==> flow/design.v <==
module cordic #(parameter WIDTH = 32, ITER = 16)(
    input clk,
    input rst,
    input start,
    input mode,  
    input signed [WIDTH-1:0] x_in,
    input signed [WIDTH-1:0] y_in,
    input signed [WIDTH-1:0] z_in,
    output reg signed [WIDTH-1:0] x_out,
    output reg signed [WIDTH-1:0] y_out,
    output reg signed [WIDTH-1:0] z_out,
    output reg done
);
    localparam signed [WIDTH-1:0] K = 32'sd19898;   
    localparam IDLE = 2'd0, PROCESS = 2'd1, DONE = 2'd2;
    reg signed [WIDTH-1:0] x, y, z;
    reg [4:0] i;
    reg [1:0] state;
    reg mode_r;  
    function signed [WIDTH-1:0] atan_table;
        input [3:0] idx;
        case (idx)
            4'd0:  atan_table = 32'sd25736;
            4'd1:  atan_table = 32'sd15192;
            4'd2:  atan_table = 32'sd8027;
            4'd3:  atan_table = 32'sd4074;
            4'd4:  atan_table = 32'sd2045;
            4'd5:  atan_table = 32'sd1023;
            4'd6:  atan_table = 32'sd511;
            4'd7:  atan_table = 32'sd256;
            4'd8:  atan_table = 32'sd128;
            4'd9:  atan_table = 32'sd64;
            4'd10: atan_table = 32'sd32;
            4'd11: atan_table = 32'sd16;
            4'd12: atan_table = 32'sd8;
            4'd13: atan_table = 32'sd4;
            4'd14: atan_table = 32'sd2;
            default: atan_table = 32'sd1;
        endcase
    endfunction
    always @(posedge clk or posedge rst) begin
        if (rst) begin
            state <= IDLE;
            done <= 0;
            x <= 0; y <= 0; z <= 0;
            x_out <= 0; y_out <= 0; z_out <= 0;
            i <= 0;
            mode_r <= 0;
        end 
        else begin
            case (state)
                IDLE: begin
                    done <= 0;
                    if (start) begin
                        x <= mode ? x_in : K;
                        y <= mode ? y_in : 0;
                        z <= mode ? 0 : z_in;
                        mode_r <= mode;
                        i <= 0;
                        state <= PROCESS;
                    end
                end
                PROCESS: begin
                    if (i < ITER) begin
                        if ((mode_r == 0 && z >= 0) || (mode_r == 1 && y < 0)) begin
                            x <= x - (y >>> i);
                            y <= y + (x >>> i);
                            z <= z - atan_table(i[3:0]);
                        end 
                        else begin
                            x <= x + (y >>> i);
                            y <= y - (x >>> i);
                            z <= z + atan_table(i[3:0]);
                        end
                        i <= i + 1;
                    end 
                    else begin
                        x_out <= x;
                        y_out <= y;
                        z_out <= z;
                        done <= 1;
                        state <= DONE;
                    end
                end
                DONE: begin
                    done <= 0;      
                    state <= IDLE;   
                end
            endcase
        end
    end
endmodule
==> flow/run.sh <==
#!/bin/bash
# the make line also repeats each setting of config.mk as NAME=value (left out here)
make -C /OpenROAD-flow-scripts/flow DESIGN_CONFIG=/design/flow/config.mk WORK_HOME=/design/flow/orfs CLKGATE_MAP_FILE= finish
==> flow/config.mk <==
export PLATFORM = sky130hd
export DESIGN_NAME = cordic
export DESIGN_NICKNAME = cordic
export VERILOG_FILES = /design/flow/design.v
export SDC_FILE = /design/flow/constraint.sdc
export NUM_CORES = 4
export LEC_CHECK = 0
export ABC_AREA = 1
export CAP_MARGIN = 20
export CELL_PAD_IN_SITES_DETAIL_PLACEMENT = 2
export CORE_MARGIN = 3
export CORE_UTILIZATION = 63
export CTS_CLUSTER_DIAMETER = 197
export GPL_ROUTABILITY_DRIVEN = 1
export GPL_TIMING_DRIVEN = 1
export HOLD_SLACK_MARGIN = 0.08
export MAX_ROUTING_LAYER = met4
export MIN_ROUTING_LAYER = met1
export PLACE_DENSITY_LB_ADDON = 0.01
export SLEW_MARGIN = 20
export TNS_END_PERCENT = 35
==> flow/constraint.sdc <==
create_clock -name core_clock -period 4.31 [get_ports {clk}]
set_input_delay 0.8620 -clock core_clock [delete_from_list [all_inputs] [get_ports {clk}]]
set_output_delay 0.8620 -clock core_clock [all_outputs]
set_load 0.01 [all_outputs]
==> results of run 1 <==
==> metrics by stage <==
stage                   worst slack (ps)  std cells  instance area (sq um)
after global placement              -247       3725                  23500
after floorplan                     81.9       2960                  19100
==> results_dict.tcl, run 1 <==
# yosys + openroad results
set metrics [dict create \
    port_buffers 196 \
    synth-edff-count 0 \
    synth-simple-area-share 0.353 \
    post_synth_fa_ha_maj_area_fraction 0.0764 \
    postSynthAreaPerCell_sq_um 6.46 \
    die-height_microns 180 \
    synthMostInstantiatedCell "nand2_1" \
    chip_area_sq_um 32500 \
    floorplan.io_pins 197 \
    error_message "[ERROR DPL-0033] detailed placement checks failed during check placement." \
    die_x_microns 180 \
    synthFlopType "dfrtp_1" \
    synth.largest_area_cell "dfrtp_1" \
    mappedNetlistArea_sq_um 19100 \
    syn-num-nets 3175 \
    status "aborted with a tool error" \
    synth.top_cells.by_count "nand2_1 (868), nand3_1 (341), a21oi_1 (290), nor2_1 (223), inv_1 (210)" \
    yosysCellCount 2960 \
    synthesis.instances 2960 \
    yosys-mux-area-fraction 0 \
    fp_util 0.642 \
    core_footprint_sq_um 29800 \
    synth.yosys.warnings 1 \
    numSynthFlops 202 \
    xor_xnor_cell_area_share_of_the_yosys_netlist 0.0498 \
    fp-row-count 63 \
    synth.yosys.chip_area_sq_um 19100 \
    post_synth_ao_oa_area_fraction 0.178 \
    post_synth_num_cell_types 61 \
    topCellsByArea "dfrtp_1 (26%), nand2_1 (17%), nand3_1 (8.9%), a21oi_1 (7.6%), ha_1 (7.3%)" \
    routabilityCongestion 1.24 \
    synth_seq_share 0.264 \
    async_flop_share 1.00 \
    top_logic_kind "simple AND/OR/NAND/NOR gates" \
    top_area_contributor_share 0.263 \
    stop_stage "3_5_place_dp" \
]
==> run 2, diff against run 1 <==
Settings changed: ABC_AREA 1 to unset, CELL_PAD_IN_SITES_DETAIL_PLACEMENT 2 to unset, CORE_MARGIN 3 to 2, CORE_UTILIZATION 63 to 68, CTS_CLUSTER_DIAMETER 197 to unset, CTS_CLUSTER_SIZE set to 34, GPL_ROUTABILITY_DRIVEN 1 to unset, GPL_TIMING_DRIVEN 1 to unset, HOLD_SLACK_MARGIN 0.08 to unset, MAX_ROUTING_LAYER met4 to unset, MIN_ROUTING_LAYER met1 to unset, PLACE_DENSITY_LB_ADDON 0.01 to unset, SETUP_SLACK_MARGIN set to -0.01, TNS_END_PERCENT 35 to 5.
Clock period 4.31 ns to 5.85 ns, I/O delays scaled along.
==> run 2 against run 1 <==
  * Now fails the layout checks on negative setup slack
  * Die area decreased by 11%
  * Synthesized cell count down 29%
  * Synthesized area shrank 1.5%
==> results_dict.tcl, run 2 <==
# place-and-route summary
set metrics [dict create \
    ff2ff_path_depth 23 \
    critPathBufInv 3 \
    yosys-mux-area-fraction 0.186 \
    synth-edff-count 0 \
    worst_path_most_repeated_cell "a21oi_2" \
    clock_tree_from_tritoncts "yes" \
    die_x_microns 171 \
    groute.usage.overall 0.477 \
    crit_path_dat_ps 6420 \
    critical_path.reg2reg.startpoint "i[0]" \
    post_synth_fa_ha_maj_area_fraction 0.0775 \
    worstHoldStart "state[1]" \
    antenna_left 0 \
    drtIter0Drc 3119 \
    first_global_vias 19900 \
    worst_setup_hold_path_clk_slew_ps 70 \
    worst-path-max-fanout 5 \
    synthesis.instances 2087 \
    synthFlopType "dfrtp_1" \
    detailroute.via_count 20100 \
    cap_violations 0 \
    grt_pass1_wl_microns 108000 \
    crit_path_end_kind "register" \
    chip_area_sq_um 29100 \
    tritoncts.num_buffers 23 \
    timing.final.max_slew_violations 0 \
    die-height_microns 171 \
    finalWorstPathRequiredPeriod_ps 6020 \
    postLayoutCellArea_sq_um 23300 \
    async_flop_share 1.00 \
    synthMostInstantiatedCell "nor2_1" \
    slowest_stage "or4_4" \
    number_of_antenna_violations_at_the_first_check_in_global_routing 2 \
    destination_of_the_critical_timing_path "y[31]" \
    timing.final.crit_share 1.03 \
    rsz_0062_raised_after_global_routing "true" \
    worst_clock_skew_on_the_final_layout_ps 21.2 \
    synth.yosys.chip_area_sq_um 18900 \
    synth.top_cells.by_count "nor2_1 (214), dfrtp_1 (201), nand2_1 (187), a21oi_1 (149), o21ai_0 (130)" \
    drcViolationCount 0 \
    dp_hpwl_microns 49200 \
    xor_xnor_cell_area_share_of_the_yosys_netlist 0.0687 \
    drt-total-wl_microns 72600 \
    port_buffers 196 \
    post-place-cells 2686 \
    hold-worst-slack_ps 492 \
    hold_end "state[0]" \
    synth-simple-area-share 0.141 \
    pin_count_of_the_biggest_net_entering_global_routing 145 \
    timing.fmax_mhz 166 \
    mappedNetlistArea_sq_um 18900 \
    slew_headroom 0.295 \
    cpPeakStageDelay_ps 570 \
    violatedChecks "negative setup slack" \
    firstDrtPassIters 10 \
    clock-root-buffer "clkbuf_16" \
    timing.critical_path.max_delay_family "AND-OR/OR-AND gates" \
    ctsHoldBuffers 0 \
    synth.largest_area_cell "dfrtp_1" \
    routabilityCongestion 1.10 \
    timing.final.setup_violations 6 \
    post_synth_ao_oa_area_fraction 0.217 \
    finalNonFillerCells 2743 \
    critical_path.reg2reg.endpoint "y[31]" \
    fp-row-count 60 \
    fp_util 0.696 \
    timing.final.hold_violations 0 \
    worst_hold_path.num_cells 1 \
    clockBufferDepth 3 \
    total_congestion_overflow_after_global_routing 0 \
    nets 2568 \
    floorplan.io_pins 197 \
    hold_class "reg -> reg" \
    numSynthFlops 202 \
    reg2reg_slack_ps -170 \
    crit_required_ps 6250 \
    timing.critical_path.from_type "register" \
    finalWorstSetupSlack_ps -166 \
    yosysCellCount 2087 \
    h-tree-depth 1 \
    top_area_contributor_share 0.267 \
    syn-num-nets 2302 \
    top_logic_kind "AND-OR/OR-AND gates" \
    clock_latency_reported_for_the_late_side_of_the_worst_skew_pair_ps 560 \
    warnings 47 \
    postSynthAreaPerCell_sq_um 9.04 \
    synth.yosys.warnings 1 \
    status "failed layout checks" \
    cts_sinks 202 \
    critPathKind "reg -> reg" \
    path_cells "buf_6 > mux4_2 > mux2i_2 > nor2_1 > nor3_2 > ha_2 > inv_1 > or4_4 > buf_4 > o21ai_2 > xnor2_1 > ha_1 > a21o_1 > a221oi_2 > o31ai_2 > o31a_1 > a211oi_2 > a21oi_2 > a21oi_2 > o221ai_1 > a21oi_2 > xnor2_1 > o21ai_1" \
    vias_per_cell 7.34 \
    post_synth_num_cell_types 94 \
    timing_worst_slew_pin_value_ps 1060 \
    detailed_place.area_sq_um 22000 \
    core_footprint_sq_um 27100 \
    synth_seq_share 0.268 \
    topCellsByArea "dfrtp_1 (27%), ha_1 (7.4%), mux2_2 (7.3%), mux4_2 (6.9%), nor2_1 (4.3%)" \
    setup.worst_path.start "i[0]" \
    placement.setup.worst_slack_ps -211 \
    critical_path_depth 23 \
    flow.area_growth_from_synthesis_pct 23.4 \
    wire_per_inst_microns 26.5 \
]
==> run 2: timing repair <==
item,in CTS,in global routing
resized,9,61
cloned,0,2
setup endpoints to repair,18,30
pin swaps,0,16
buffers inserted,4,7
==> run 2: layer usage <==
layer / routed length, microns / track usage / vias to the layer above
met4: 5680 / 0.300 / 2
li1: - / - / 8330
met1: 24300 / 0.582 / 9439
met5: 14 / 0 / -
met3: 10100 / 0.122 / 589
met2: 32400 / 0.758 / 1784
==> run 2: layout make-up <==
class                   count  area (sq um)
multi-input cells        1710         13300
flip-flops and latches    202          5070
fillers                  1442          3820
repair buffers            373          3430
clock buffers              28           614
well taps                 372           465
clock inverters            13           205
inverters                  43           169
diodes                      2          5.00
==> run 2: metrics by stage <==
step	TNS, ps	utilization
2_1_floorplan	-388	-
3_3_place_gp	-97.8	0.811
3_5_place_dp	-1220	0.811
4_1_cts	0	0.845
5_1_grt	-2370	0.859
6_report	-513	0.859
==> run 3, diff against run 2 <==
Settings changed: ABC_AREA set to 1, CORE_UTILIZATION 68 to 64, CTS_CLUSTER_DIAMETER set to 272, CTS_CLUSTER_SIZE 34 to 97, SETUP_SLACK_MARGIN -0.01 to unset, TNS_END_PERCENT 5 to unset.
Clock period 5.85 ns to 3.77 ns, I/O delays scaled along.
==> run 3 against run 2 <==
  * The run now fails in 5_1_grt
  * Synthesized cell count rose by 42%
  * Die area up 7.6%
  * Synthesized area is 1.5% higher
==> results_dict.tcl, run 3 <==
# yosys + openroad results
set metrics [dict create \
    detailed_place.area_sq_um 25700 \
    postSynthAreaPerCell_sq_um 6.46 \
    mappedNetlistArea_sq_um 19100 \
    cts_sinks 202 \
    numSynthFlops 202 \
    fp-row-count 63 \
    groute.usage.overall 0.793 \
    top_logic_kind "simple AND/OR/NAND/NOR gates" \
    xor_xnor_cell_area_share_of_the_yosys_netlist 0.0498 \
    clockBufferDepth 3 \
    stop_stage "5_1_grt" \
    post-place-cells 3984 \
    h-tree-depth 1 \
    port_buffers 196 \
    core_footprint_sq_um 29600 \
    routabilityCongestion 1.20 \
    tritoncts.num_buffers 6 \
    die-height_microns 177 \
    synth.yosys.warnings 1 \
    synth.yosys.chip_area_sq_um 19100 \
    yosysCellCount 2960 \
    post_synth_num_cell_types 61 \
    placement.setup.worst_slack_ps -1060 \
    clock-root-buffer "clkbuf_16" \
    synthMostInstantiatedCell "nand2_1" \
    yosys-mux-area-fraction 0 \
    total_congestion_overflow_after_global_routing 95 \
    error_message "[ERROR GRT-0116] Global routing finished with congestion. Check the congestion regions in the DRC Viewer." \
    async_flop_share 1.00 \
    synth.largest_area_cell "dfrtp_1" \
    synth.top_cells.by_count "nand2_1 (868), nand3_1 (341), a21oi_1 (290), nor2_1 (223), inv_1 (210)" \
    post_synth_ao_oa_area_fraction 0.178 \
    ctsHoldBuffers 0 \
    synth-simple-area-share 0.353 \
    dp_hpwl_microns 58600 \
    status "aborted with a tool error" \
    synth-edff-count 0 \
    fp_util 0.647 \
    synthesis.instances 2960 \
    post_synth_fa_ha_maj_area_fraction 0.0764 \
    topCellsByArea "dfrtp_1 (26%), nand2_1 (17%), nand3_1 (8.9%), a21oi_1 (7.6%), ha_1 (7.3%)" \
    synth_seq_share 0.264 \
    syn-num-nets 3175 \
    top_area_contributor_share 0.263 \
    floorplan.io_pins 197 \
    synthFlopType "dfrtp_1" \
    chip_area_sq_um 31300 \
    die_x_microns 177 \
]
[run 3: metal layers]
metal	global-route usage	GRT overflow
met4	0.777	42
met3	0.657	1
met1	0.784	0
met5	0.386	0
met2	0.955	52
[run 3: timing repair]
| item | 4_1_cts |
|---|---|
| setup endpoints to repair | 79 |
| pin swaps | 113 |
| hold endpoints to repair | 0 |
| resized | 405 |
| gates cloned | 8 |
| setup buffers | 68 |
